==> design/flow/design.v <==
module mult_unsigned #(
		parameter WIDTHA = 16,
		parameter WIDTHB = 24,
		parameter PIPELINE_DEPTH = 4
)
(
	input clk,rst,
	input [WIDTHA -1 :0] A,
	input [WIDTHB -1 :0] B,
	output [WIDTHA + WIDTHB - 1:0] result
);
reg [WIDTHA -1 :0] rA;
reg [WIDTHB -1 :0] rB;
reg [WIDTHA + WIDTHB - 1:0] M [PIPELINE_DEPTH-1:0];
integer i;
always @(posedge clk or posedge rst)
begin
	if (rst) begin
		rA <= 0;
		rB <= 0;
		for (i=0; i<PIPELINE_DEPTH; i=i+1)
		  M[i] <=0;
		end
	else
	begin
		rA <= A;
		rB <= B;
		M[0] <= rA * rB;
		for (i=0; i<PIPELINE_DEPTH-1; i=i+1)
			M[i+1] <= M[i];
	end
end
assign result = M[PIPELINE_DEPTH-1];
endmodule
==> design/flow/run.sh <==
#!/bin/bash
# the make line also repeats each setting of config.mk as NAME=value (left out here)
make -C /OpenROAD-flow-scripts/flow DESIGN_CONFIG=/design/flow/config.mk WORK_HOME=/design/flow/orfs CLKGATE_MAP_FILE= finish
==> design/flow/config.mk <==
export PLATFORM = sky130hd
export DESIGN_NAME = mult_unsigned
export DESIGN_NICKNAME = mult_unsigned
export VERILOG_FILES = /design/flow/design.v
export SDC_FILE = /design/flow/constraint.sdc
export NUM_CORES = 4
export LEC_CHECK = 0
export CAP_MARGIN = 20
export CELL_PAD_IN_SITES_GLOBAL_PLACEMENT = 0
export CORE_MARGIN = 10
export CORE_UTILIZATION = 56
export CTS_CLUSTER_SIZE = 96
export HOLD_SLACK_MARGIN = 0.21
export MIN_ROUTING_LAYER = met1
export PLACE_DENSITY = 0.67
export SLEW_MARGIN = 10
export TNS_END_PERCENT = 50
==> design/flow/constraint.sdc <==
create_clock -name core_clock -period 6.74 [get_ports {clk}]
set_input_delay 1.3480 -clock core_clock [delete_from_list [all_inputs] [get_ports {clk}]]
set_output_delay 1.3480 -clock core_clock [all_outputs]
set_load 0.01 [all_outputs]
==> notes.md, run 1 <==
Timing
* **time the worst path needs with I/O delays and setup** 6.41 ns
* **period utilisation layout** 0.950
* **Layout Skew** 0.0101 ns
* **Worst Max-Slew Pin Slew** 1.02 ns
* **hold slack** 0.346 ns
* **Final Max Tran Viols** 0
* **number of failing setup endpoints in the final timing report** 0
* **maximum clock frequency** 156 MHz
* **relative max-transition margin** 0.321
* **unrepaired setup endpoints after global routing** false
* **final setup TNS** 0 ns
* **final hold violations** 0

Synth
* **summed standard-cell area reported by yosys** 0.0175 mm^2
* **post-synth tally of flip-flops with integrated enable** 0
* **cell type with the largest total area** sky130_fd_sc_hd__fa_1
* **top_reg_cell synth** sky130_fd_sc_hd__dfrtp_1
* **post-synthesis adder-cell area fraction** 0.429
* **top cells by instance count after synthesis** sky130_fd_sc_hd__inv_1, sky130_fd_sc_hd__fa_1, sky130_fd_sc_hd__nand2_1
* **net count entering floorplan** 2115
* **Dominant comb cell** adder cells
* **compound-gate portion of the synthesized area** 0.0443
* **post-synthesis share of cell area spent on and, or, nand and nor gates** 0.133
* **XOR-XNOR Cells, Area Fraction** 0.0180
* **library cells used by synthesis** 55
* **Synth top cell by count** sky130_fd_sc_hd__inv_1
* **Avg Cell Area, Syn** 10.6 um^2
* **Warnings, synthesis** 2
* **number of flip-flops and latches in the synthesized netlist** 200
* **number of standard cells reported by yosys** 1655
* **mux cell area share after synthesis** 0
* **sequential fraction of the synthesis area** 0.285
* **fraction of registers with async set/reset** 1.00
* **fraction of synthesized cell area taken by the top area cell type** 0.349
* **area of the mapped netlist** 0.0175 mm^2
* **synthesized instance count** 1655
* **most area-consuming cells after synthesis** sky130_fd_sc_hd__fa_1, sky130_fd_sc_hd__dfrtp_1, sky130_fd_sc_hd__ha_1, sky130_fd_sc_hd__inv_1, sky130_fd_sc_hd__and2_1

Placement
* **total half-perimeter wirelength after legalization and detailed placement** 29800 um
* **placed cell area** 0.0188 mm^2
* **# port buffers** 81
* **gp weighted congestion** 0.902

Worst setup path
* **Crit path max-delay family** adder cells
* **crit path max fanout** 18
* **CP Data Arrival Time** 6.77 ns
* **depth of the critical timing path with buffers and inverters included** 19
* **Cell Chain, Critical Path** nand2_1, fa_1, inv_1, fa_1, fa_1, fa_1, fa_1, inv_1, fa_1, inv_1, ha_1, and3_4, nand4_4, nor2_1, o311ai_1, nand4b_1, a31oi_2, o41ai_2, xor2_1
* **Reg2Reg Depth** 19
* **crit start category** flip-flop
* **Buffers & Inverters on Critical Path** 3
* **largest incremental delay on the critical path** 0.81 ns
* **setup slack, reg-to-reg** 0.33 ns
* **kind of critical path** flip-flop to flip-flop
* **terminus of the critical flop-to-flop path** M[0][36]$_DFF_PP0_
* **Crit Reg-Reg Startpoint** rA[7]$_DFF_PP0_
* **Worst setup startpoint** rA[7]$_DFF_PP0_
* **worst setup path end** M[0][36]$_DFF_PP0_
* **Worst path most repeated cell** sky130_fd_sc_hd__fa_1
* **Critical Path Sink Type** flip-flop
* **worst endpoint required time** 7.11 ns
* **cell type of the slowest stage on the worst timing path** sky130_fd_sc_hd__dfrtp_1

Min path
* **terminating pin of the worst hold path** M[1][36]$_DFF_PP0_
* **path category of the worst min-delay check** flip-flop to flip-flop
* **start point of the worst hold path** M[0][36]$_DFF_PP0_
* **worst hold path cell count** 0

Clocking
* **CTS Buffer Depth** 2
* **clock tree from TritonCTS** yes
* **H-Tree Depth** 4
* **Hold Buf Count CTS** 0
* **number of sinks driven by the clock tree** 200
* **clock latency reported for the late side of the worst-skew pair** 0.46 ns
* **clock transition at the registers of the reported paths** 0.08 ns
* **Inserted Clock Buffers** 17
* **cell chosen for the clock root** sky130_fd_sc_hd__clkbuf_16

Flow run
* **max-cap violation count** 0
* **number of warnings in the stage logs** 28

Status
* **outcome** timing/DRC/antenna clean

Die
* **number of I/O pins** 82
* **die outline height** 197 um
* **Pre-Place Util** 0.571
* **total die size** 0.0388 mm^2
* **horizontal die size** 197 um
* **count of standard-cell rows** 64
* **Core Area** 0.0307 mm^2

Route
* **Pre-antenna DRT Iters** 5
* **diode insertion count for antenna repair** 0
* **Routed Wire Length** 37200 um
* **Avg Vias per Cell** 5.24
* **total number of vias** 11200
* **number of violations reported at the end of detailed-routing iteration 0** 617
* **count of nets left with antenna violations after detail routing** 0
* **detail-routed net length per standard cell** 17.5 um
* **final routed DRC violation total** 0

Global route
* **pin count of the biggest net entering global routing** 201
* **antenna violations before repair** 0
* **via count of the first global-routing pass** 12100
* **overall routing resource usage** 0.205
* **wire length of the first global-routing pass** 62200 um
* **total grt overflow** 0

Cells and area
* **area growth from synthesis to layout** 10.9%
* **Post-Layout Inst Area** 0.0195 mm^2
* **nets@finish** 2181
* **fraction of the core area covered by cells at the end of the flow** 0.633

metal layers:
layer	global-route usage	routed length [um]	up-vias
met3	0.0376	1640	61
met1	0.247	14700	5819
met2	0.359	19600	270
met4	0.0815	1320	0
li1	-	-	5008
met5	0	0	-
what timing repair did:
item / CTS / global route
setup endpoints to repair: 0 / 1
gates resized: 0 / 4
buffers inserted: 0 / 0
per-stage QoR:
stage	std cells	setup slack (ns)
after global routing	2130	0.0222
final	2130	0.335
after CTS	2130	0.330
after floorplan	1655	0.997
after global placement	2098	0.423
after detailed placement	2098	0.378
cell type report:
class,instances,area [um^2]
clock inverter,14,171
clock buffer,18,439
sequential,200,5010
fill,2531,11300
inverter,353,1330
timing repair buffer,113,1060
multi-input combinational,1036,10900
tap,396,495
==> run 2, diff against run 1 <==
- ABC_AREA: not set -> 1
- CORE_MARGIN: 10 -> 2
- CORE_UTILIZATION: 56 -> 72
- HOLD_SLACK_MARGIN: 0.21 -> -0.07
- SETUP_SLACK_MARGIN: not set -> 0.89
- clock period: 6.74 -> 4.68 ns (I/O delays scaled with it)
==> notes.md, run 2 <==
Status
* **outcome** stopped before the end
* **stage where the flow stopped** global routing
* **Err** [ERROR GRT-0232] Routing congestion too high. Check the congestion heatmap in the GUI.

Synth
* **Warnings, synthesis** 2, unchanged
* **XOR-XNOR Cells, Area Fraction** 0.0104, -0.00752
* **top cells by instance count after synthesis** sky130_fd_sc_hd__inv_1, sky130_fd_sc_hd__nand2_1, sky130_fd_sc_hd__fa_1
* **summed standard-cell area reported by yosys** 0.0184 mm^2, +5.1%
* **fraction of registers with async set/reset** 1.00, unchanged
* **post-synthesis share of cell area spent on and, or, nand and nor gates** 0.150, +0.0177
* **post-synthesis adder-cell area fraction** 0.408, -0.0207
* **Dominant comb cell** adder cells
* **number of flip-flops and latches in the synthesized netlist** 200, unchanged
* **sequential fraction of the synthesis area** 0.271, -0.0138
* **number of standard cells reported by yosys** 2087, +26%
* **Synth top cell by count** sky130_fd_sc_hd__inv_1
* **cell type with the largest total area** sky130_fd_sc_hd__fa_1
* **mux cell area share after synthesis** 0, unchanged
* **area of the mapped netlist** 0.0184 mm^2, +5.1%
* **compound-gate portion of the synthesized area** 0.0168, -0.0276
* **top_reg_cell synth** sky130_fd_sc_hd__dfrtp_1
* **net count entering floorplan** 2547, +20%
* **most area-consuming cells after synthesis** sky130_fd_sc_hd__fa_1, sky130_fd_sc_hd__dfrtp_1, sky130_fd_sc_hd__inv_1, sky130_fd_sc_hd__nand2_1, sky130_fd_sc_hd__ha_1
* **Avg Cell Area, Syn** 8.84 um^2, -17%
* **library cells used by synthesis** 23, -58%
* **synthesized instance count** 2087, +26%
* **post-synth tally of flip-flops with integrated enable** 0, unchanged
* **fraction of synthesized cell area taken by the top area cell type** 0.332, -0.0169

Die
* **Pre-Place Util** 0.732, +0.162
* **number of I/O pins** 82, unchanged
* **die outline height** 164 um, -17%
* **horizontal die size** 164 um, -17%
* **total die size** 0.0269 mm^2, -31%
* **count of standard-cell rows** 58, -9.4%
* **Core Area** 0.0252 mm^2, -18%

Placement
* **worst slack, placed** -0.916 ns, -1.29 ns
* **# port buffers** 81, unchanged
* **placed cell area** 0.0208 mm^2, +10%
* **total half-perimeter wirelength after legalization and detailed placement** 36900 um, +24%
* **gp weighted congestion** 0.921, +2.1%

Global route
* **total grt overflow** 86
* **overall routing resource usage** 0.727

Clocking
* **H-Tree Depth** 4, unchanged
* **number of sinks driven by the clock tree** 200, unchanged
* **Inserted Clock Buffers** 17, unchanged
* **CTS Buffer Depth** 2, unchanged
* **cell chosen for the clock root** sky130_fd_sc_hd__clkbuf_16

==> run 2: repair_timing <==
item	4_1_cts
gates resized	230
pin swaps	86
cloned	2
buffers inserted	41
endpoints found under the setup margin	35
hold buffers	0
==> run 2: per-stage QoR <==
stage,utilization,std cells
floorplan,-,2087
global placement,0.826,2585
detailed placement,0.826,2585
CTS,0.903,2660
==> run 2: routing by layer <==
| metal | GRT usage | GRT overflow |
|---|---|---|
| met2 | 0.892 | 45 |
| met3 | 0.594 | 0 |
| met4 | 0.693 | 41 |
| met1 | 0.725 | 0 |
| met5 | 0.286 | 0 |
==> run 3, diff against run 2 <==
- ABC_AREA: 1 -> not set
- CORE_MARGIN: 2 -> 10
- CORE_UTILIZATION: 72 -> 65
- CTS_CLUSTER_SIZE: 96 -> 48
- HOLD_SLACK_MARGIN: -0.07 -> 0.21
- SETUP_SLACK_MARGIN: 0.89 -> not set
- clock period: 4.68 -> 5.57 ns (I/O delays scaled with it)
==> notes.md, run 3 <==
Worst setup path
* **depth of the critical timing path with buffers and inverters included** 21
* **Cell Chain, Critical Path** buf_4, clkbuf_16, nand2_1, fa_1, inv_1, fa_1, fa_1, fa_1, fa_1, inv_1, fa_1, inv_1, ha_4, and3_4, nand4_4, nor4_2, o21ai_1, nand3_2, a31oi_4, or3_1, nand3_1
* **CP Data Arrival Time** 6.17 ns
* **kind of critical path** flip-flop to flip-flop
* **setup slack, reg-to-reg** -0.21 ns
* **Worst path most repeated cell** sky130_fd_sc_hd__fa_1
* **Crit path max-delay family** adder cells
* **Critical Path Sink Type** flip-flop
* **Crit Reg-Reg Startpoint** rA[10]$_DFF_PP0_
* **cell type of the slowest stage on the worst timing path** sky130_fd_sc_hd__fa_1
* **Buffers & Inverters on Critical Path** 5
* **worst endpoint required time** 5.96 ns
* **crit path max fanout** 6
* **Worst setup startpoint** rA[10]$_DFF_PP0_
* **worst setup path end** M[0][38]$_DFF_PP0_
* **terminus of the critical flop-to-flop path** M[0][38]$_DFF_PP0_
* **Reg2Reg Depth** 21
* **largest incremental delay on the critical path** 0.56 ns
* **crit start category** flip-flop

Die
* **Core Area** 0.0267 mm^2, +6.1%
* **count of standard-cell rows** 60, +3.4%
* **Pre-Place Util** 0.657, -0.0756
* **die outline height** 184 um, +12%
* **total die size** 0.0340 mm^2, +26%
* **horizontal die size** 184 um, +12%
* **number of I/O pins** 82, unchanged

Synth
* **XOR-XNOR Cells, Area Fraction** 0.0180, +0.00752
* **most area-consuming cells after synthesis** sky130_fd_sc_hd__fa_1, sky130_fd_sc_hd__dfrtp_1, sky130_fd_sc_hd__ha_1, sky130_fd_sc_hd__inv_1, sky130_fd_sc_hd__and2_1
* **Warnings, synthesis** 2, unchanged
* **net count entering floorplan** 2115, -17%
* **cell type with the largest total area** sky130_fd_sc_hd__fa_1
* **area of the mapped netlist** 0.0175 mm^2, -4.8%
* **mux cell area share after synthesis** 0, unchanged
* **top_reg_cell synth** sky130_fd_sc_hd__dfrtp_1
* **post-synthesis share of cell area spent on and, or, nand and nor gates** 0.133, -0.0177
* **number of standard cells reported by yosys** 1655, -21%
* **Avg Cell Area, Syn** 10.6 um^2, +20%
* **Dominant comb cell** adder cells
* **post-synthesis adder-cell area fraction** 0.429, +0.0207
* **number of flip-flops and latches in the synthesized netlist** 200, unchanged
* **library cells used by synthesis** 55, +140%
* **post-synth tally of flip-flops with integrated enable** 0, unchanged
* **top cells by instance count after synthesis** sky130_fd_sc_hd__inv_1, sky130_fd_sc_hd__fa_1, sky130_fd_sc_hd__nand2_1
* **sequential fraction of the synthesis area** 0.285, +0.0138
* **fraction of registers with async set/reset** 1.00, unchanged
* **summed standard-cell area reported by yosys** 0.0175 mm^2, -4.8%
* **compound-gate portion of the synthesized area** 0.0443, +0.0276
* **fraction of synthesized cell area taken by the top area cell type** 0.349, +0.0169
* **Synth top cell by count** sky130_fd_sc_hd__inv_1
* **synthesized instance count** 1655, -21%

Timing
* **maximum clock frequency** 173 MHz
* **time the worst path needs with I/O delays and setup** 5.78 ns
* **unrepaired setup endpoints after global routing** true
* **slack of the critical path** -0.206 ns
* **relative max-transition margin** 0.343
* **Final Max Tran Viols** 0
* **period utilisation layout** 1.04
* **Worst Max-Slew Pin Slew** 0.986 ns
* **final hold violations** 0
* **number of failing setup endpoints in the final timing report** 14
* **Layout Skew** 0.0215 ns

Global route
* **total grt overflow** 0
* **antenna violations before repair** 0
* **via count of the first global-routing pass** 13500
* **wire length of the first global-routing pass** 65900 um
* **pin count of the biggest net entering global routing** 84
* **overall routing resource usage** 0.249

Placement
* **total half-perimeter wirelength after legalization and detailed placement** 31900 um, -13%
* **gp weighted congestion** 0.903, -2.0%
* **# port buffers** 81, unchanged
* **Placed Instances** 2174, -16%

Clocking
* **number of sinks driven by the clock tree** 200, unchanged
* **CTS Buffer Depth** 2, unchanged
* **clock latency reported for the late side of the worst-skew pair** 0.46 ns
* **clock tree from TritonCTS** yes
* **Inserted Clock Buffers** 17, unchanged
* **cell chosen for the clock root** sky130_fd_sc_hd__clkbuf_16
* **Hold Buf Count CTS** 0, unchanged
* **clock transition at the registers of the reported paths** 0.09 ns
* **H-Tree Depth** 4, unchanged

Route
* **detail-routed net length per standard cell** 18.1 um
* **Avg Vias per Cell** 5.42
* **Routed Wire Length** 40300 um
* **final routed DRC violation total** 0
* **diode insertion count for antenna repair** 0
* **count of nets left with antenna violations after detail routing** 0
* **total number of vias** 12100
* **number of violations reported at the end of detailed-routing iteration 0** 589
* **Pre-antenna DRT Iters** 7

Cells and area
* **nets@finish** 2336
* **area growth from synthesis to layout** 20.7%
* **Post-Layout Cell Count** 2230
* **fraction of the core area covered by cells at the end of the flow** 0.793

Flow run
* **number of warnings in the stage logs** 31
* **max-cap violation count** 0

Min path
* **start point of the worst hold path** M[2][2]$_DFF_PP0_
* **path category of the worst min-delay check** flip-flop to flip-flop
* **terminating pin of the worst hold path** M[3][2]$_DFF_PP0_
* **worst hold path cell count** 0

Status
* **set of violated layout checks** negative setup slack
* **outcome** finished with violations

## run 3: final cells by class
type	instances	area [um^2]
clock buffers	18	439
flip-flops and latches	200	5030
clock inverters	14	171
repair buffers	268	2450
multi-input cells	1036	11300
inverters	353	1330
well taps	341	427
fillers	1739	5540
## run 3: per-layer routing
metal,track usage,vias to the layer above,routed length [um]
li1,-,5333,-
met1,0.281,6266,14700
met2,0.446,350,21800
met3,0.0404,134,1740
met4,0.131,0,2080
met5,0,-,0
## run 3: what timing repair did
action,in CTS,in global routing
resized,55,57
endpoints found under the setup margin,22,24
gates cloned,0,1
setup buffers,9,13
pin swaps,13,35
## run 3: stage by stage
stage	setup slack, ns	area [um^2]	setup TNS, ns	hold slack (ns)
5_1_grt	-0.420	21200	-5.18	0.349
6_report	-0.206	21200	-1.44	0.349
4_1_cts	-0.213	20800	-1.90	0.347
2_1_floorplan	-0.173	17600	-0.782	0.331
3_5_place_dp	-0.372	19900	-4.20	0.335
3_3_place_gp	-0.240	19900	-2.51	0.331
==> run 4, diff against run 3 <==
- ABC_AREA: not set -> 1
- CELL_PAD_IN_SITES_GLOBAL_PLACEMENT: 0 -> not set
- CORE_MARGIN: 10 -> 2
- CORE_UTILIZATION: 65 -> 71
- CTS_CLUSTER_DIAMETER: not set -> 28
- CTS_CLUSTER_SIZE: 48 -> not set
- HOLD_SLACK_MARGIN: 0.21 -> not set
- MIN_ROUTING_LAYER: met1 -> not set
- PLACE_DENSITY: 0.67 -> 0.77
- SETUP_SLACK_MARGIN: not set -> 1.43
- SLEW_MARGIN: 10 -> 20
- TNS_END_PERCENT: 50 -> not set
- clock period: 5.57 -> 4.73 ns (I/O delays scaled with it)
==> notes.md, run 4 <==
Synth
* **mux cell area share after synthesis** 0, unchanged
* **post-synth tally of flip-flops with integrated enable** 0, unchanged
* **post-synthesis share of cell area spent on and, or, nand and nor gates** 0.150, +0.0177
* **synthesized instance count** 2087, +26%
* **area of the mapped netlist** 0.0184 mm^2, +5.1%
* **post-synthesis adder-cell area fraction** 0.408, -0.0207
* **top_reg_cell synth** sky130_fd_sc_hd__dfrtp_1
* **fraction of registers with async set/reset** 1.00, unchanged
* **summed standard-cell area reported by yosys** 0.0184 mm^2, +5.1%
* **Dominant comb cell** adder cells
* **compound-gate portion of the synthesized area** 0.0168, -0.0276
* **Synth top cell by count** sky130_fd_sc_hd__inv_1
* **cell type with the largest total area** sky130_fd_sc_hd__fa_1
* **number of standard cells reported by yosys** 2087, +26%
* **most area-consuming cells after synthesis** sky130_fd_sc_hd__fa_1, sky130_fd_sc_hd__dfrtp_1, sky130_fd_sc_hd__inv_1, sky130_fd_sc_hd__nand2_1, sky130_fd_sc_hd__ha_1
* **top cells by instance count after synthesis** sky130_fd_sc_hd__inv_1, sky130_fd_sc_hd__nand2_1, sky130_fd_sc_hd__fa_1
* **XOR-XNOR Cells, Area Fraction** 0.0104, -0.00752
* **net count entering floorplan** 2547, +20%
* **Avg Cell Area, Syn** 8.84 um^2, -17%
* **Warnings, synthesis** 2, unchanged
* **fraction of synthesized cell area taken by the top area cell type** 0.332, -0.0169
* **sequential fraction of the synthesis area** 0.271, -0.0138
* **library cells used by synthesis** 23, -58%
* **number of flip-flops and latches in the synthesized netlist** 200, unchanged

Placement
* **placed cell area** 0.0212 mm^2, +6.7%
* **worst slack, placed** -0.812 ns, -0.440 ns
* **gp weighted congestion** 0.921, +2.1%
* **total half-perimeter wirelength after legalization and detailed placement** 37200 um, +16%
* **# port buffers** 81, unchanged

Die
* **horizontal die size** 165 um, -10%
* **die outline height** 165 um, -10%
* **Pre-Place Util** 0.728, +0.0714
* **total die size** 0.0273 mm^2, -20%
* **Core Area** 0.0253 mm^2, -5.2%
* **number of I/O pins** 82, unchanged
* **count of standard-cell rows** 58, -3.3%

Clocking
* **Hold Buf Count CTS** 0, unchanged
* **cell chosen for the clock root** sky130_fd_sc_hd__clkbuf_16
* **Inserted Clock Buffers** 17, unchanged
* **H-Tree Depth** 4, unchanged
* **number of sinks driven by the clock tree** 200, unchanged
* **CTS Buffer Depth** 2, unchanged

Status
* **stage where the flow stopped** global routing
* **Err** [ERROR GRT-0232] Routing congestion too high. Check the congestion heatmap in the GUI.
* **outcome** stopped before the end

Global route
* **overall routing resource usage** 0.770
* **total grt overflow** 175

[run 4: metrics by stage]
| stage | std cells | setup TNS [ns] | util |
|---|---|---|---|
| CTS | 2669 | -16.00 | 0.899 |
| detailed placement | 2581 | -20.57 | 0.838 |
| global placement | 2581 | -18.41 | 0.838 |
| floorplan | 2087 | -2.89 | - |
[run 4: timing repair]
item / CTS
pin swaps: 81
buffers inserted: 56
gates resized: 175
setup endpoints to repair: 35
[run 4: layer usage]
metal | overflow | GRT usage
met2 | 97 | 0.930
met5 | 1 | 0.354
met4 | 74 | 0.774
met1 | 0 | 0.743
met3 | 3 | 0.651
==> run 5, diff against run 4 <==
- ABC_AREA: 1 -> 0
- CELL_PAD_IN_SITES_GLOBAL_PLACEMENT: not set -> 3
- CORE_ASPECT_RATIO: not set -> 0.66
- CORE_MARGIN: 2 -> 5
- CORE_UTILIZATION: 71 -> 33
- CTS_CLUSTER_DIAMETER: 28 -> 374
- CTS_CLUSTER_SIZE: not set -> 66
- GPL_TIMING_DRIVEN: not set -> 0
- HOLD_SLACK_MARGIN: not set -> 0.15
- MAX_ROUTING_LAYER: not set -> met4
- MIN_ROUTING_LAYER: not set -> met1
- PLACE_DENSITY: 0.77 -> not set
- PLACE_DENSITY_LB_ADDON: not set -> 0.15
- SETUP_SLACK_MARGIN: 1.43 -> 0.09
- SLEW_MARGIN: 20 -> 5
- TNS_END_PERCENT: not set -> 80
- clock period: 4.73 -> 5.15 ns (I/O delays scaled with it)
==> notes.md, run 5 <==
Global route
* **overall routing resource usage** 0.197
* **total grt overflow** 0
* **via count of the first global-routing pass** 12900
* **antenna violations before repair** 4
* **pin count of the biggest net entering global routing** 41
* **wire length of the first global-routing pass** 81400 um

Route
* **Routed Wire Length** 53500 um
* **detail-routed net length per standard cell** 20.8 um
* **number of violations reported at the end of detailed-routing iteration 0** 648
* **total number of vias** 11800
* **final routed DRC violation total** 0
* **count of nets left with antenna violations after detail routing** 0
* **Pre-antenna DRT Iters** 5
* **Avg Vias per Cell** 4.58

Synth
* **top cells by instance count after synthesis** sky130_fd_sc_hd__inv_1, sky130_fd_sc_hd__fa_1, sky130_fd_sc_hd__nand2_1
* **compound-gate portion of the synthesized area** 0.0443, +0.0276
* **fraction of synthesized cell area taken by the top area cell type** 0.349, +0.0169
* **Synth top cell by count** sky130_fd_sc_hd__inv_1
* **net count entering floorplan** 2115, -17%
* **synthesized instance count** 1655, -21%
* **sequential fraction of the synthesis area** 0.285, +0.0138
* **number of flip-flops and latches in the synthesized netlist** 200, unchanged
* **area of the mapped netlist** 0.0175 mm^2, -4.8%
* **Warnings, synthesis** 2, unchanged
* **most area-consuming cells after synthesis** sky130_fd_sc_hd__fa_1, sky130_fd_sc_hd__dfrtp_1, sky130_fd_sc_hd__ha_1, sky130_fd_sc_hd__inv_1, sky130_fd_sc_hd__and2_1
* **cell type with the largest total area** sky130_fd_sc_hd__fa_1
* **top_reg_cell synth** sky130_fd_sc_hd__dfrtp_1
* **library cells used by synthesis** 55, +140%
* **Avg Cell Area, Syn** 10.6 um^2, +20%
* **post-synthesis share of cell area spent on and, or, nand and nor gates** 0.133, -0.0177
* **Dominant comb cell** adder cells
* **summed standard-cell area reported by yosys** 0.0175 mm^2, -4.8%
* **post-synthesis adder-cell area fraction** 0.429, +0.0207
* **post-synth tally of flip-flops with integrated enable** 0, unchanged
* **number of standard cells reported by yosys** 1655, -21%
* **fraction of registers with async set/reset** 1.00, unchanged
* **XOR-XNOR Cells, Area Fraction** 0.0180, +0.00752
* **mux cell area share after synthesis** 0, unchanged

Clocking
* **cell chosen for the clock root** sky130_fd_sc_hd__clkbuf_16
* **CTS Buffer Depth** 2, unchanged
* **Inserted Clock Buffers** 17, unchanged
* **clock tree from TritonCTS** yes
* **clock latency reported for the late side of the worst-skew pair** 0.48 ns
* **number of sinks driven by the clock tree** 200, unchanged
* **H-Tree Depth** 4, unchanged
* **clock transition at the registers of the reported paths** 0.10 ns
* **Hold Buf Count CTS** 0, unchanged

Status
* **outcome** finished with violations
* **set of violated layout checks** negative setup slack

Cells and area
* **count of filler cells inserted in the layout** 5177
* **sequential cell area** 0.00505 mm^2
* **fraction of the core area covered by cells at the end of the flow** 0.417
* **combined area of the multi-input logic cells** 0.0114 mm^2
* **nets@finish** 2310
* **area growth from synthesis to layout** 24.6%
* **Post-Layout Cell Count** 2567

Worst setup path
* **Critical Path Sink Type** flip-flop
* **Buffers & Inverters on Critical Path** 5
* **Reg2Reg Depth** 19
* **cell type of the slowest stage on the worst timing path** sky130_fd_sc_hd__dfrtp_4
* **depth of the critical timing path with buffers and inverters included** 19
* **terminus of the critical flop-to-flop path** M[0][36]$_DFF_PP0_
* **crit path max fanout** 5
* **largest incremental delay on the critical path** 0.58 ns
* **Worst setup startpoint** rA[6]$_DFF_PP0_
* **worst endpoint required time** 5.50 ns
* **Crit Reg-Reg Startpoint** rA[6]$_DFF_PP0_
* **CP Data Arrival Time** 6.47 ns
* **worst setup path end** M[0][36]$_DFF_PP0_
* **Cell Chain, Critical Path** clkbuf_16, buf_12, and2_4, fa_1, inv_1, fa_1, fa_1, fa_1, inv_2, fa_2, fa_1, ha_4, a21oi_2, inv_1, o311ai_4, nand4b_1, a31oi_4, o41ai_2, xor2_1
* **Crit path max-delay family** adder cells
* **kind of critical path** flip-flop to flip-flop
* **setup slack, reg-to-reg** -0.97 ns
* **Worst path most repeated cell** sky130_fd_sc_hd__fa_1
* **crit start category** flip-flop

Min path
* **terminating pin of the worst hold path** M[1][9]$_DFF_PP0_
* **path category of the worst min-delay check** flip-flop to flip-flop
* **worst hold path cell count** 0
* **start point of the worst hold path** M[0][9]$_DFF_PP0_

Timing
* **relative max-transition margin** 0.551
* **Worst Max-Slew Pin Slew** 0.673 ns
* **final setup TNS** -19.25 ns
* **Layout Skew** 0.0265 ns
* **final hold violations** 0
* **slack of the critical path** -0.974 ns
* **time the worst path needs with I/O delays and setup** 6.12 ns
* **period utilisation layout** 1.19
* **Final Max Tran Viols** 0
* **maximum clock frequency** 163 MHz
* **number of failing setup endpoints in the final timing report** 28
* **unrepaired setup endpoints after global routing** true

Die
* **Pre-Place Util** 0.335, -0.393
* **Core Area** 0.0524 mm^2, +110%
* **horizontal die size** 294 um, +78%
* **number of I/O pins** 82, unchanged
* **total die size** 0.0580 mm^2, +110%
* **die outline height** 197 um, +19%
* **count of standard-cell rows** 68, +17%

Flow run
* **number of warnings in the stage logs** 29
* **max-cap violation count** 0

Placement
* **Placed Instances** 2441, -5.4%
* **worst slack, placed** -2.08 ns, -1.27 ns
* **gp weighted congestion** 0.852, -7.5%
* **total half-perimeter wirelength after legalization and detailed placement** 41400 um, +11%
* **# port buffers** 81, unchanged

-- run 5: final cells by class --
cell class / count / area share
well taps: 700 / 0.0400
clock buffers: 18 / 0.0201
repair buffers: 179 / 0.0781
diodes: 4 / 0.000458
inverters: 353 / 0.0607
multi-input cells: 1036 / 0.523
plain buffers: 63 / 0.0386
flip-flops and latches: 200 / 0.231
clock inverters: 14 / 0.00818
-- run 5: per-stage QoR --
step / hold slack [ns] / instance area, um^2
after CTS: 0.338 / 21300
after detailed placement: 0.335 / 19300
final: 0.338 / 21900
after global placement: 0.331 / 19200
after global routing: 0.350 / 21900
after floorplan: 0.331 / 17600
-- run 5: what timing repair did --
action / in CTS / in global routing
setup buffers: 56 / 35
endpoints found under the setup margin: 31 / 29
resized: 266 / 72
gates cloned: 2 / 0
pin swaps: 33 / 53
-- run 5: routing by layer --
| metal | routed length [um] | global-route usage | vias to the layer above |
|---|---|---|---|
| met2 | 23800 | 0.291 | 214 |
| met3 | 2730 | 0.0489 | 40 |
| met4 | 870 | 0.0445 | 0 |
| met5 | 0 | - | - |
| met1 | 26100 | 0.278 | 6225 |
| li1 | - | - | 5288 |
==> run 6, diff against run 5 <==
- ABC_AREA: 0 -> 1
- CELL_PAD_IN_SITES_GLOBAL_PLACEMENT: 3 -> 0
- CORE_ASPECT_RATIO: 0.66 -> not set
- CORE_MARGIN: 5 -> 2
- CORE_UTILIZATION: 33 -> 72
- CTS_CLUSTER_DIAMETER: 374 -> not set
- CTS_CLUSTER_SIZE: 66 -> 33
- GPL_TIMING_DRIVEN: 0 -> not set
- HOLD_SLACK_MARGIN: 0.15 -> 0.21
- MAX_ROUTING_LAYER: met4 -> not set
- PLACE_DENSITY: not set -> 0.67
- PLACE_DENSITY_LB_ADDON: 0.15 -> not set
- SETUP_SLACK_MARGIN: 0.09 -> -0.37
- SLEW_MARGIN: 5 -> 10
- TNS_END_PERCENT: 80 -> 50
- clock period: 5.15 -> 4.69 ns (I/O delays scaled with it)
==> notes.md, run 6 <==
Flow run
* **number of warnings in the stage logs** 35, +21%
* **max-cap violation count** 0, unchanged

Global route
* **wire length of the first global-routing pass** 87000 um, +6.8%
* **via count of the first global-routing pass** 16900, +31%
* **antenna violations before repair** 12, +8
* **overall routing resource usage** 0.438, +0.241
* **pin count of the biggest net entering global routing** 201, +390%
* **total grt overflow** 0, unchanged

Placement
* **total half-perimeter wirelength after legalization and detailed placement** 37200 um, -10%
* **gp weighted congestion** 0.912, +7.1%
* **# port buffers** 81, unchanged
* **placed cell area** 0.0207 mm^2, +7.2%

Die
* **Pre-Place Util** 0.732, +0.397
* **total die size** 0.0269 mm^2, -54%
* **Core Area** 0.0252 mm^2, -52%
* **die outline height** 164 um, -17%
* **number of I/O pins** 82, unchanged
* **horizontal die size** 164 um, -44%
* **count of standard-cell rows** 58, -15%

Clocking
* **number of sinks driven by the clock tree** 200, unchanged
* **Inserted Clock Buffers** 17, unchanged
* **CTS Buffer Depth** 2, unchanged
* **clock latency reported for the late side of the worst-skew pair** 0.48 ns, about the same
* **clock tree from TritonCTS** yes
* **clock transition at the registers of the reported paths** 0.09 ns, about the same
* **H-Tree Depth** 4, unchanged
* **cell chosen for the clock root** sky130_fd_sc_hd__clkbuf_16

Worst setup path
* **Worst setup startpoint** rB[13]$_DFF_PP0_
* **crit path max fanout** 4, -1
* **CP Data Arrival Time** 6.49 ns, +0.02 ns
* **Cell Chain, Critical Path** buf_6, nand2_1, fa_1, inv_1, fa_1, inv_1, fa_1, inv_1, fa_1, fa_1, inv_1, fa_1, inv_1, ha_4, a21oi_2, nand2_2, a31oi_4, nand2_2, buf_6, xor2_1
* **worst endpoint required time** 5.04 ns, -0.46 ns
* **Reg2Reg Depth** 20, +1
* **depth of the critical timing path with buffers and inverters included** 20, +1
* **setup slack, reg-to-reg** -1.45 ns, -0.48 ns
* **largest incremental delay on the critical path** 0.66 ns, +0.08 ns
* **Crit path max-delay family** adder cells
* **Critical Path Sink Type** flip-flop
* **terminus of the critical flop-to-flop path** M[0][19]$_DFF_PP0_
* **Buffers & Inverters on Critical Path** 7, +2
* **cell type of the slowest stage on the worst timing path** sky130_fd_sc_hd__fa_1
* **Worst path most repeated cell** sky130_fd_sc_hd__fa_1
* **kind of critical path** flip-flop to flip-flop
* **crit start category** flip-flop
* **Crit Reg-Reg Startpoint** rB[13]$_DFF_PP0_
* **worst setup path end** M[0][19]$_DFF_PP0_

Synth
* **area of the mapped netlist** 0.0184 mm^2, +5.1%
* **fraction of synthesized cell area taken by the top area cell type** 0.332, -0.0169
* **post-synthesis adder-cell area fraction** 0.408, -0.0207
* **summed standard-cell area reported by yosys** 0.0184 mm^2, +5.1%
* **synthesized instance count** 2087, +26%
* **compound-gate portion of the synthesized area** 0.0168, -0.0276
* **top cells by instance count after synthesis** sky130_fd_sc_hd__inv_1, sky130_fd_sc_hd__nand2_1, sky130_fd_sc_hd__fa_1
* **Dominant comb cell** adder cells
* **XOR-XNOR Cells, Area Fraction** 0.0104, -0.00752
* **fraction of registers with async set/reset** 1.00, unchanged
* **mux cell area share after synthesis** 0, unchanged
* **sequential fraction of the synthesis area** 0.271, -0.0138
* **Warnings, synthesis** 2, unchanged
* **Synth top cell by count** sky130_fd_sc_hd__inv_1
* **net count entering floorplan** 2547, +20%
* **Avg Cell Area, Syn** 8.84 um^2, -17%
* **number of flip-flops and latches in the synthesized netlist** 200, unchanged
* **most area-consuming cells after synthesis** sky130_fd_sc_hd__fa_1, sky130_fd_sc_hd__dfrtp_1, sky130_fd_sc_hd__inv_1, sky130_fd_sc_hd__nand2_1, sky130_fd_sc_hd__ha_1
* **post-synthesis share of cell area spent on and, or, nand and nor gates** 0.150, +0.0177
* **top_reg_cell synth** sky130_fd_sc_hd__dfrtp_1
* **post-synth tally of flip-flops with integrated enable** 0, unchanged
* **number of standard cells reported by yosys** 2087, +26%
* **library cells used by synthesis** 23, -58%
* **cell type with the largest total area** sky130_fd_sc_hd__fa_1

Cells and area
* **nets@finish** 2772, +20%
* **area growth from synthesis to layout** 22.5%
* **Post-Layout Inst Area** 0.0226 mm^2, +3.2%

Timing
* **relative max-transition margin** 0.274, -0.277
* **slack of the critical path** -1.45 ns, -0.478 ns
* **Layout Skew** 0.0233 ns, -0.00317 ns
* **maximum clock frequency** 163 MHz, -0.29%
* **Final Max Tran Viols** 0, unchanged
* **Worst Max-Slew Pin Slew** 1.09 ns, +0.416 ns
* **final hold violations** 0, unchanged
* **hold slack** 0.347 ns, +0.00929 ns
* **number of failing setup endpoints in the final timing report** 32, +14%
* **period utilisation layout** 1.31, +0.120
* **unrepaired setup endpoints after global routing** true
* **time the worst path needs with I/O delays and setup** 6.14 ns, +0.0176 ns

Route
* **count of nets left with antenna violations after detail routing** 0, unchanged
* **number of violations reported at the end of detailed-routing iteration 0** 2813, +330%
* **Pre-antenna DRT Iters** 17, +12
* **final routed DRC violation total** 0, unchanged
* **Avg Vias per Cell** 6.24, +36%
* **Routed Wire Length** 67200 um, +25%
* **total number of vias** 16600, +41%
* **detail-routed net length per standard cell** 25.2 um, +21%

Min path
* **start point of the worst hold path** M[2][31]$_DFF_PP0_
* **terminating pin of the worst hold path** M[3][31]$_DFF_PP0_
* **worst hold path cell count** 0, unchanged
* **path category of the worst min-delay check** flip-flop to flip-flop

Status
* **outcome** finished with violations
* **set of violated layout checks** negative setup slack

-- run 6: final cells by class --
type	instances	area (um^2)
flip-flops and latches	200	5040
clock inverters	14	188
fillers	1046	2600
clock buffers	18	439
diodes	7	17.5
multi-input cells	1185	11500
inverters	622	2340
well taps	330	413
repair buffers	286	2630
-- run 6: metal layers --
layer  vias to the layer above  wire (um)  GRT usage
met5                         -        306          0
met4                        14       7900      0.300
met3                       807      10100      0.124
met2                      1686      29700      0.728
met1                      7831      19100      0.493
li1                       6273          -          -
-- run 6: repair_timing --
action | CTS | global route
resized | 108 | 107
hold buffers | 0 | 0
setup buffers | 35 | 16
hold endpoints to repair | 0 | 0
pin swaps | 25 | 42
setup endpoints to repair | 31 | 31
-- run 6: stage by stage --
stage | setup slack (ns) | instances | TNS [ns] | util
finish | -1.45 | 2662 | -37.49 | 0.897
global route | -1.70 | 2657 | -42.64 | 0.896
CTS | -0.639 | 2640 | -16.73 | 0.876
detailed placement | -1.00 | 2577 | -25.99 | 0.823
global placement | -0.861 | 2577 | -21.58 | 0.823
floorplan | -0.563 | 2087 | -13.62 | -
==> run 7, diff against run 6 <==
- CELL_PAD_IN_SITES_GLOBAL_PLACEMENT: 0 -> not set
- CORE_ASPECT_RATIO: not set -> 0.92
- CTS_CLUSTER_DIAMETER: not set -> 61
- CTS_CLUSTER_SIZE: 33 -> not set
- HOLD_SLACK_MARGIN: 0.21 -> not set
- MIN_ROUTING_LAYER: met1 -> not set
- PLACE_DENSITY: 0.67 -> not set
- PLACE_DENSITY_LB_ADDON: not set -> 0.28
- SETUP_SLACK_MARGIN: -0.37 -> not set
- SLEW_MARGIN: 10 -> 20
- TNS_END_PERCENT: 50 -> not set
- clock period: 4.69 -> 4.97 ns (I/O delays scaled with it)
==> notes.md, run 7 <==
Clocking
* **H-Tree Depth** 4, unchanged
* **Hold Buf Count CTS** 0, unchanged
* **Inserted Clock Buffers** 17, unchanged
* **CTS Buffer Depth** 2, unchanged
* **number of sinks driven by the clock tree** 200, unchanged
* **cell chosen for the clock root** sky130_fd_sc_hd__clkbuf_16

Synth
* **net count entering floorplan** 2547, unchanged
* **Avg Cell Area, Syn** 8.84 um^2, unchanged
* **Dominant comb cell** adder cells
* **synthesized instance count** 2087, unchanged
* **sequential fraction of the synthesis area** 0.271, unchanged
* **fraction of registers with async set/reset** 1.00, unchanged
* **number of flip-flops and latches in the synthesized netlist** 200, unchanged
* **Warnings, synthesis** 2, unchanged
* **top cells by instance count after synthesis** sky130_fd_sc_hd__inv_1, sky130_fd_sc_hd__nand2_1, sky130_fd_sc_hd__fa_1
* **fraction of synthesized cell area taken by the top area cell type** 0.332, unchanged
* **most area-consuming cells after synthesis** sky130_fd_sc_hd__fa_1, sky130_fd_sc_hd__dfrtp_1, sky130_fd_sc_hd__inv_1, sky130_fd_sc_hd__nand2_1, sky130_fd_sc_hd__ha_1
* **library cells used by synthesis** 23, unchanged
* **top_reg_cell synth** sky130_fd_sc_hd__dfrtp_1
* **number of standard cells reported by yosys** 2087, unchanged
* **area of the mapped netlist** 0.0184 mm^2, unchanged
* **post-synth tally of flip-flops with integrated enable** 0, unchanged
* **compound-gate portion of the synthesized area** 0.0168, unchanged
* **post-synthesis share of cell area spent on and, or, nand and nor gates** 0.150, unchanged
* **mux cell area share after synthesis** 0, unchanged
* **Synth top cell by count** sky130_fd_sc_hd__inv_1
* **post-synthesis adder-cell area fraction** 0.408, unchanged
* **cell type with the largest total area** sky130_fd_sc_hd__fa_1
* **XOR-XNOR Cells, Area Fraction** 0.0104, unchanged
* **summed standard-cell area reported by yosys** 0.0184 mm^2, unchanged

Die
* **Pre-Place Util** 0.727, -0.00527
* **count of standard-cell rows** 56, -3.4%
* **number of I/O pins** 82, unchanged
* **Core Area** 0.0254 mm^2, +0.73%
* **horizontal die size** 171 um, +4.2%
* **total die size** 0.0269 mm^2, about the same
* **die outline height** 158 um, -4.0%

Status
* **stage where the flow stopped** global routing
* **Err** [ERROR GRT-0232] Routing congestion too high. Check the congestion heatmap in the GUI.
* **outcome** stopped before the end

Placement
* **Placed Instances** 2604, +1.0%
* **gp weighted congestion** 0.934, +2.4%
* **# port buffers** 81, unchanged
* **total half-perimeter wirelength after legalization and detailed placement** 36600 um, -1.7%

Global route
* **total grt overflow** 19
* **overall routing resource usage** 0.702

-- run 7: layer usage --
layer / GRT overflow / global-route usage
met5: 0 / 0.272
met4: 7 / 0.681
met3: 0 / 0.541
met2: 12 / 0.878
met1: 0 / 0.704
-- run 7: what timing repair did --
action                                  4_1_cts
endpoints found under the setup margin       31
gates resized                               243
setup buffers                                49
gates cloned                                  1
pin swaps                                    54
-- run 7: stage by stage --
stage | cell area, um^2 | setup slack [ns] | hold WS (ns)
after floorplan | 18700 | 0.00129 | 0.331
after global placement | 20900 | -0.586 | 0.331
after detailed placement | 20900 | -0.613 | 0.335
after CTS | 22800 | -0.314 | 0.348
==> run 8, diff against run 7 <==
- CELL_PAD_IN_SITES_GLOBAL_PLACEMENT: not set -> 0
- CORE_ASPECT_RATIO: 0.92 -> 0.66
- CORE_MARGIN: 2 -> 10
- CORE_UTILIZATION: 72 -> 59
- CTS_CLUSTER_DIAMETER: 61 -> 374
- CTS_CLUSTER_SIZE: not set -> 96
- HOLD_SLACK_MARGIN: not set -> 0.21
- MAX_ROUTING_LAYER: not set -> met4
- MIN_ROUTING_LAYER: not set -> met1
- PLACE_DENSITY: not set -> 0.67
- PLACE_DENSITY_LB_ADDON: 0.28 -> not set
- SETUP_SLACK_MARGIN: not set -> 0.09
- SLEW_MARGIN: 20 -> 10
- TNS_END_PERCENT: not set -> 50
- clock period: 4.97 -> 11.8 ns (I/O delays scaled with it)
==> notes.md, run 8 <==
Global route
* **wire length of the first global-routing pass** 73200 um
* **pin count of the biggest net entering global routing** 124
* **overall routing resource usage** 0.250
* **via count of the first global-routing pass** 13600
* **global routing usage on met2** 0.370
* **met1 capacity usage during global routing** 0.346
* **met3 global-route usage** 0.0672
* **antenna violations before repair** 0
* **total grt overflow** 0
* **layer with the highest usage after global routing** met2

Placement
* **Placed Instances** 2495, -4.2%
* **worst slack, placed** 5.72 ns, +6.33 ns
* **placed cell area** 0.0195 mm^2, -6.7%
* **# port buffers** 81, unchanged
* **total half-perimeter wirelength after legalization and detailed placement** 35300 um, -3.5%
* **gp weighted congestion** 0.932, -0.24%

Worst setup path
* **Critical Path Sink Type** flip-flop
* **terminus of the critical flop-to-flop path** M[0][31]$_DFF_PP0_
* **crit path max fanout** 24
* **worst setup path end** M[0][31]$_DFF_PP0_
* **CP Data Arrival Time** 6.49 ns
* **crit start category** flip-flop
* **Cell Chain, Critical Path** nand2_1, fa_1, inv_1, fa_1, inv_1, fa_1, inv_1, fa_1, fa_1, inv_1, fa_1, inv_1, ha_1, a21oi_1, nand2_1, a21oi_1, nand3_2, nand2_1, nand2_1, nand2_1, nand2_1
* **Crit path max-delay family** adder cells
* **setup slack, reg-to-reg** 5.66 ns
* **cell type of the slowest stage on the worst timing path** sky130_fd_sc_hd__dfrtp_1
* **Reg2Reg Depth** 21
* **kind of critical path** flip-flop to flip-flop
* **Buffers & Inverters on Critical Path** 5
* **worst endpoint required time** 12.15 ns
* **depth of the critical timing path with buffers and inverters included** 21
* **Worst setup startpoint** rA[2]$_DFF_PP0_
* **Crit Reg-Reg Startpoint** rA[2]$_DFF_PP0_
* **largest incremental delay on the critical path** 1.04 ns

Synth
* **post-synthesis share of cell area spent on and, or, nand and nor gates** 0.150, unchanged
* **Synth top cell by count** sky130_fd_sc_hd__inv_1
* **number of flip-flops and latches in the synthesized netlist** 200, unchanged
* **net count entering floorplan** 2547, unchanged
* **mux cell area share after synthesis** 0, unchanged
* **area of the mapped netlist** 0.0184 mm^2, unchanged
* **XOR-XNOR Cells, Area Fraction** 0.0104, unchanged
* **top_reg_cell synth** sky130_fd_sc_hd__dfrtp_1
* **library cells used by synthesis** 23, unchanged
* **compound-gate portion of the synthesized area** 0.0168, unchanged
* **synthesized instance count** 2087, unchanged
* **fraction of synthesized cell area taken by the top area cell type** 0.332, unchanged
* **summed standard-cell area reported by yosys** 0.0184 mm^2, unchanged
* **most area-consuming cells after synthesis** sky130_fd_sc_hd__fa_1, sky130_fd_sc_hd__dfrtp_1, sky130_fd_sc_hd__inv_1, sky130_fd_sc_hd__nand2_1, sky130_fd_sc_hd__ha_1
* **top cells by instance count after synthesis** sky130_fd_sc_hd__inv_1, sky130_fd_sc_hd__nand2_1, sky130_fd_sc_hd__fa_1
* **cell type with the largest total area** sky130_fd_sc_hd__fa_1
* **fraction of registers with async set/reset** 1.00, unchanged
* **sequential fraction of the synthesis area** 0.271, unchanged
* **Avg Cell Area, Syn** 8.84 um^2, unchanged
* **number of standard cells reported by yosys** 2087, unchanged
* **post-synthesis adder-cell area fraction** 0.408, unchanged
* **post-synth tally of flip-flops with integrated enable** 0, unchanged
* **Dominant comb cell** adder cells
* **Warnings, synthesis** 2, unchanged

Min path
* **terminating pin of the worst hold path** M[1][5]$_DFF_PP0_
* **path category of the worst min-delay check** flip-flop to flip-flop
* **worst hold path cell count** 0
* **start point of the worst hold path** M[0][5]$_DFF_PP0_

Cells and area
* **area growth from synthesis to layout** 8.87%
* **fraction of the core area covered by cells at the end of the flow** 0.654
* **Post-Layout Inst Area** 0.0201 mm^2
* **nets@finish** 2569
* **Post-Layout Cell Count** 2527

Die
* **number of I/O pins** 82, unchanged
* **Core Area** 0.0307 mm^2, +21%
* **die outline height** 164 um, +3.9%
* **total die size** 0.0389 mm^2, +44%
* **horizontal die size** 238 um, +39%
* **Pre-Place Util** 0.600, -0.127
* **count of standard-cell rows** 52, -7.1%

Route
* **Pre-antenna DRT Iters** 5
* **final routed DRC violation total** 0
* **number of violations reported at the end of detailed-routing iteration 0** 1117
* **count of nets left with antenna violations after detail routing** 0
* **detail-routed net length per standard cell** 17.6 um
* **diode insertion count for antenna repair** 0
* **total number of vias** 12900
* **Avg Vias per Cell** 5.09
* **Routed Wire Length** 44500 um

Timing
* **unrepaired setup endpoints after global routing** false
* **final setup TNS** 0 ns
* **Layout Skew** 0.0126 ns
* **relative max-transition margin** 0.209
* **maximum clock frequency** 163 MHz
* **hold slack** 0.345 ns
* **number of failing setup endpoints in the final timing report** 0
* **Worst Max-Slew Pin Slew** 1.19 ns
* **final hold violations** 0
* **time the worst path needs with I/O delays and setup** 6.14 ns
* **Final Max Tran Viols** 0
* **period utilisation layout** 0.520
* **slack of the critical path** 5.66 ns

Clocking
* **clock tree from TritonCTS** yes
* **clock transition at the registers of the reported paths** 0.08 ns
* **H-Tree Depth** 4, unchanged
* **# Post-CTS Setup Buffers** 0, -100%
* **Hold Buf Count CTS** 0, unchanged
* **Resized Gates After CTS** 0, -100%
* **CTS Buffer Depth** 2, unchanged
* **clock latency reported for the late side of the worst-skew pair** 0.46 ns
* **Inserted Clock Buffers** 17, unchanged
* **number of sinks driven by the clock tree** 200, unchanged
* **cell chosen for the clock root** sky130_fd_sc_hd__clkbuf_16

Flow run
* **max-cap violation count** 0
* **number of warnings in the stage logs** 28

Status
* **outcome** timing/DRC/antenna clean

## run 8: layout make-up
class	count	area [um^2]
fill	2573	10600
clock buffer	17	425
inverter	622	2340
multi-input combinational	1185	10800
tap	405	507
sequential	200	5000
clock inverter	15	170
timing repair buffer	83	826
## run 8: layer usage
layer  share of wire  vias to the layer above
met5               0                        -
met2            0.44                      523
met3            0.10                       34
li1                -                     5866
met4          0.0088                        0
met1            0.44                     6452
==> run 9, diff against run 8 <==
- ABC_AREA: 1 -> 0
- CORE_MARGIN: 10 -> 5
- CORE_UTILIZATION: 59 -> 63
- HOLD_SLACK_MARGIN: 0.21 -> 0.15
- PLACE_DENSITY: 0.67 -> not set
- PLACE_DENSITY_LB_ADDON: not set -> 0.15
- SLEW_MARGIN: 10 -> 25
- TNS_END_PERCENT: 50 -> 80
- clock period: 11.8 -> 6.13 ns (I/O delays scaled with it)
==> notes.md, run 9 <==
Status
* **outcome** timing/DRC/antenna clean

Synth
* **net count entering floorplan** 2115, -17%
* **cell type with the largest total area** sky130_fd_sc_hd__fa_1
* **number of standard cells reported by yosys** 1655, -21%
* **Avg Cell Area, Syn** 10.6 um^2, +20%
* **sequential fraction of the synthesis area** 0.285, +0.0138
* **XOR-XNOR Cells, Area Fraction** 0.0180, +0.00752
* **synthesized instance count** 1655, -21%
* **summed standard-cell area reported by yosys** 0.0175 mm^2, -4.8%
* **top_reg_cell synth** sky130_fd_sc_hd__dfrtp_1
* **fraction of registers with async set/reset** 1.00, unchanged
* **Synth top cell by count** sky130_fd_sc_hd__inv_1
* **mux cell area share after synthesis** 0, unchanged
* **top cells by instance count after synthesis** sky130_fd_sc_hd__inv_1, sky130_fd_sc_hd__fa_1, sky130_fd_sc_hd__nand2_1
* **area of the mapped netlist** 0.0175 mm^2, -4.8%
* **post-synth tally of flip-flops with integrated enable** 0, unchanged
* **number of flip-flops and latches in the synthesized netlist** 200, unchanged
* **Dominant comb cell** adder cells
* **post-synthesis share of cell area spent on and, or, nand and nor gates** 0.133, -0.0177
* **post-synthesis adder-cell area fraction** 0.429, +0.0207
* **compound-gate portion of the synthesized area** 0.0443, +0.0276
* **library cells used by synthesis** 55, +140%
* **most area-consuming cells after synthesis** sky130_fd_sc_hd__fa_1, sky130_fd_sc_hd__dfrtp_1, sky130_fd_sc_hd__ha_1, sky130_fd_sc_hd__inv_1, sky130_fd_sc_hd__and2_1
* **Warnings, synthesis** 2, unchanged
* **fraction of synthesized cell area taken by the top area cell type** 0.349, +0.0169

Route
* **total number of vias** 11500, -11%
* **Avg Vias per Cell** 5.36, +5.2%
* **Routed Wire Length** 38600 um, -13%
* **count of nets left with antenna violations after detail routing** 0, unchanged
* **Pre-antenna DRT Iters** 7, +2
* **number of violations reported at the end of detailed-routing iteration 0** 832, -26%
* **final routed DRC violation total** 0, unchanged
* **diode insertion count for antenna repair** 0, unchanged
* **detail-routed net length per standard cell** 18.0 um, +2.1%

Min path
* **worst hold path cell count** 0, unchanged
* **path category of the worst min-delay check** flip-flop to flip-flop
* **terminating pin of the worst hold path** M[1][33]$_DFF_PP0_
* **start point of the worst hold path** M[0][33]$_DFF_PP0_

Timing
* **Final Max Tran Viols** 0, unchanged
* **unrepaired setup endpoints after global routing** true
* **relative max-transition margin** 0.382, +0.173
* **final hold violations** 0, unchanged
* **period utilisation layout** 0.972, +0.452
* **time the worst path needs with I/O delays and setup** 5.96 ns, -0.179 ns
* **Worst Max-Slew Pin Slew** 0.926 ns, -0.260 ns
* **Layout Skew** 0.0114 ns, -0.00116 ns
* **final setup TNS** 0 ns, unchanged
* **maximum clock frequency** 168 MHz, +3.0%
* **number of failing setup endpoints in the final timing report** 0, unchanged

Global route
* **wire length of the first global-routing pass** 65500 um, -11%
* **overall routing resource usage** 0.269, +0.0189
* **antenna violations before repair** 1, +1
* **via count of the first global-routing pass** 12800, -5.6%
* **pin count of the biggest net entering global routing** 168, +35%
* **total grt overflow** 0, unchanged

Worst setup path
* **largest incremental delay on the critical path** 0.70 ns, -0.34 ns
* **Worst path most repeated cell** sky130_fd_sc_hd__fa_1
* **cell type of the slowest stage on the worst timing path** sky130_fd_sc_hd__dfrtp_1
* **setup slack, reg-to-reg** 0.17 ns, -5.49 ns
* **worst endpoint required time** 6.47 ns, -5.68 ns
* **terminus of the critical flop-to-flop path** M[0][39]$_DFF_PP0_
* **crit start category** flip-flop
* **CP Data Arrival Time** 6.30 ns, -0.19 ns
* **worst setup path end** M[0][39]$_DFF_PP0_
* **Critical Path Sink Type** flip-flop
* **Crit path max-delay family** adder cells
* **kind of critical path** flip-flop to flip-flop
* **Worst setup startpoint** rA[14]$_DFF_PP0_
* **Cell Chain, Critical Path** and2_1, fa_1, fa_1, fa_1, fa_1, fa_1, inv_1, fa_1, inv_1, ha_1, a21oi_2, nor2b_1, or4_4, o21ai_4, o211ai_4, o21a_1, o211a_1
* **Reg2Reg Depth** 17, -19%
* **Crit Reg-Reg Startpoint** rA[14]$_DFF_PP0_
* **depth of the critical timing path with buffers and inverters included** 17, -19%
* **crit path max fanout** 13, -46%
* **Buffers & Inverters on Critical Path** 2, -3

Die
* **Core Area** 0.0273 mm^2, -11%
* **count of standard-cell rows** 49, -5.8%
* **die outline height** 146 um, -11%
* **total die size** 0.0314 mm^2, -19%
* **number of I/O pins** 82, unchanged
* **horizontal die size** 215 um, -9.3%
* **Pre-Place Util** 0.642, +0.0413

Clocking
* **number of sinks driven by the clock tree** 200, unchanged
* **clock latency reported for the late side of the worst-skew pair** 0.45 ns, about the same
* **Hold Buf Count CTS** 0, unchanged
* **CTS Buffer Depth** 2, unchanged
* **clock transition at the registers of the reported paths** 0.07 ns, about the same
* **clock tree from TritonCTS** yes
* **cell chosen for the clock root** sky130_fd_sc_hd__clkbuf_16
* **H-Tree Depth** 4, unchanged
* **Inserted Clock Buffers** 17, unchanged

Placement
* **gp weighted congestion** 0.911, -2.3%
* **# port buffers** 81, unchanged
* **total half-perimeter wirelength after legalization and detailed placement** 29800 um, -16%

Cells and area
* **fraction of the core area covered by cells at the end of the flow** 0.736, +0.0822
* **combined area of the multi-input logic cells** 0.0111 mm^2, +2.7%
* **area growth from synthesis to layout** 14.7%
* **count of filler cells inserted in the layout** 1917, -25%
* **sequential cell area** 0.00505 mm^2, +0.87%
* **nets@finish** 2239, -13%

Flow run
* **number of warnings in the stage logs** 29, +3.6%
* **max-cap violation count** 0, unchanged

run 9: repair_timing:
| action | in CTS | in global routing |
|---|---|---|
| gates resized | 14 | 50 |
| endpoints found under the setup margin | 9 | 16 |
| pin swaps | 0 | 15 |
| buffers inserted | 0 | 20 |
| gates cloned | 0 | 1 |
run 9: routing by layer:
layer,share of wire,up-vias,wire length [um],GRT usage
met5,0,-,0,-
met4,0.019,0,724,0.0646
li1,-,5124,-,-
met3,0.083,70,3190,0.0705
met2,0.47,416,18300,0.408
met1,0.42,5900,16400,0.371
run 9: final cells by class:
class                   count  share of cell area
inverters                 353              0.0660
clock inverters            10             0.00560
multi-input cells        1036               0.551
repair buffers            171              0.0815
well taps                 357              0.0222
flip-flops and latches    200               0.251
clock buffers              20              0.0227
run 9: through the flow:
stage | setup WS (ns) | cell area (um^2) | hold slack, ns | std cells
after floorplan | 0.387 | 17600 | 0.331 | 1655
after global placement | 0.165 | 19200 | 0.333 | 2096
after detailed placement | 0.00591 | 19200 | 0.335 | 2096
after CTS | 0.0965 | 19800 | 0.350 | 2126
after global routing | 0.0247 | 20100 | 0.357 | 2147
final | 0.170 | 20100 | 0.346 | 2147
==> run 10, diff against run 9 <==
- ABC_AREA: 0 -> not set
- CELL_PAD_IN_SITES_GLOBAL_PLACEMENT: 0 -> 3
- CORE_ASPECT_RATIO: 0.66 -> 1.05
- CORE_MARGIN: 5 -> 2
- CORE_UTILIZATION: 63 -> 40
- CTS_CLUSTER_DIAMETER: 374 -> 314
- CTS_CLUSTER_SIZE: 96 -> 36
- GPL_TIMING_DRIVEN: not set -> 0
- HOLD_SLACK_MARGIN: 0.15 -> not set
- MIN_ROUTING_LAYER: met1 -> met2
- PLACE_DENSITY_LB_ADDON: 0.15 -> 0.13
- SETUP_SLACK_MARGIN: 0.09 -> 0.87
- SLEW_MARGIN: 25 -> 15
- TNS_END_PERCENT: 80 -> not set
- clock period: 6.13 -> 4.47 ns (I/O delays scaled with it)
==> notes.md, run 10 <==
Timing
* **Worst Max-Slew Pin Slew** 0.849 ns, -0.0774 ns
* **number of failing setup endpoints in the final timing report** 31, +31
* **Layout Skew** 0.0172 ns, +0.00576 ns
* **relative max-transition margin** 0.434, +0.0516
* **Final Max Tran Viols** 0, unchanged
* **maximum clock frequency** 164 MHz, -2.4%
* **unrepaired setup endpoints after global routing** true
* **slack of the critical path** -1.63 ns, -1.80 ns
* **final hold violations** 0, unchanged
* **period utilisation layout** 1.37, +0.393

Synth
* **compound-gate portion of the synthesized area** 0.0443, unchanged
* **Warnings, synthesis** 2, unchanged
* **top cells by instance count after synthesis** sky130_fd_sc_hd__inv_1, sky130_fd_sc_hd__fa_1, sky130_fd_sc_hd__nand2_1
* **XOR-XNOR Cells, Area Fraction** 0.0180, unchanged
* **fraction of synthesized cell area taken by the top area cell type** 0.349, unchanged
* **net count entering floorplan** 2115, unchanged
* **post-synth tally of flip-flops with integrated enable** 0, unchanged
* **area of the mapped netlist** 0.0175 mm^2, unchanged
* **synthesized instance count** 1655, unchanged
* **top_reg_cell synth** sky130_fd_sc_hd__dfrtp_1
* **mux cell area share after synthesis** 0, unchanged
* **most area-consuming cells after synthesis** sky130_fd_sc_hd__fa_1, sky130_fd_sc_hd__dfrtp_1, sky130_fd_sc_hd__ha_1, sky130_fd_sc_hd__inv_1, sky130_fd_sc_hd__and2_1
* **summed standard-cell area reported by yosys** 0.0175 mm^2, unchanged

Min path
* **worst hold path cell count** 0, unchanged
* **start point of the worst hold path** M[1][25]$_DFF_PP0_
* **terminating pin of the worst hold path** M[2][25]$_DFF_PP0_

Global route
* **via count of the first global-routing pass** 19100, +49%
* **overall routing resource usage** 0.372, +0.103
* **total grt overflow** 0, unchanged
* **antenna violations before repair** 0, -1

Worst setup path
* **worst endpoint required time** 4.86 ns, -1.61 ns
* **Buffers & Inverters on Critical Path** 5, +3
* **largest incremental delay on the critical path** 0.60 ns, -0.10 ns
* **Worst path most repeated cell** sky130_fd_sc_hd__fa_1
* **Worst setup startpoint** rA[10]$_DFF_PP0_
* **terminus of the critical flop-to-flop path** M[0][32]$_DFF_PP0_
* **Crit Reg-Reg Startpoint** rA[10]$_DFF_PP0_
* **Crit path max-delay family** adder cells
* **depth of the critical timing path with buffers and inverters included** 21, +4
* **kind of critical path** flip-flop to flip-flop
* **cell type of the slowest stage on the worst timing path** sky130_fd_sc_hd__fa_2
* **Cell Chain, Critical Path** clkbuf_16, buf_12, nand2_2, fa_1, inv_2, fa_1, fa_1, fa_1, fa_1, inv_2, fa_2, inv_2, ha_4, a21o_1, a211o_1, nand2_1, a31o_1, nand4b_1, a31oi_4, o31ai_2, xnor2_1
* **setup slack, reg-to-reg** -1.63 ns, -1.80 ns
* **crit start category** flip-flop
* **Reg2Reg Depth** 21, +4

Clocking
* **cell chosen for the clock root** sky130_fd_sc_hd__clkbuf_16
* **Inserted Clock Buffers** 17, unchanged
* **clock tree from TritonCTS** yes
* **Hold Buf Count CTS** 0, unchanged

Cells and area
* **area growth from synthesis to layout** 26.8%
* **nets@finish** 2319, +3.6%

Placement
* **gp weighted congestion** 0.925, +1.6%
* **# port buffers** 81, unchanged

Route
* **final routed DRC violation total** 0, unchanged
* **Pre-antenna DRT Iters** 5, -2
* **total number of vias** 15800, +38%
* **Avg Vias per Cell** 6.51, +21%

Flow run
* **number of warnings in the stage logs** 29, unchanged

Die
* **die outline height** 219 um, +50%
* **count of standard-cell rows** 78, +59%
* **horizontal die size** 208 um, -3.3%

Status
* **set of violated layout checks** negative setup slack
* **outcome** finished with violations

## run 10: layer usage
layer,GRT usage,routed length [um],up-vias
met1,-,0,6172
met3,0.459,19400,347
li1,-,-,5279
met4,0.0813,4280,0
met5,-,0,-
met2,0.439,27900,4047
## run 10: area by class of cell
cell class,instances,area [um^2]
timing repair buffer,185,1840
clock inverter,13,158
clock buffer,19,443
multi-input combinational,1036,11700
antenna,1,2.50
buffer,66,997
sequential,200,5050
inverter,353,1330
fill,4036,21000
tap,560,701
## run 10: what timing repair did
action,CTS,global route
buffers inserted,76,22
gates resized,217,73
endpoints found under the setup margin,35,34
pin swaps,56,49
cloned,0,1
## run 10: through the flow
step / hold WS [ns] / setup slack [ns] / TNS (ns) / utilization / std cells
CTS: 0.348 / -1.55 / -34.33 / 0.505 / 2409
global placement: 0.331 / -2.28 / -130.57 / 0.452 / 2296
finish: 0.343 / -1.63 / -35.93 / 0.515 / 2433
floorplan: 0.331 / -1.07 / -19.44 / - / 1655
detailed placement: 0.335 / -2.27 / -50.95 / 0.454 / 2301
global route: 0.353 / -1.78 / -41.22 / 0.515 / 2432
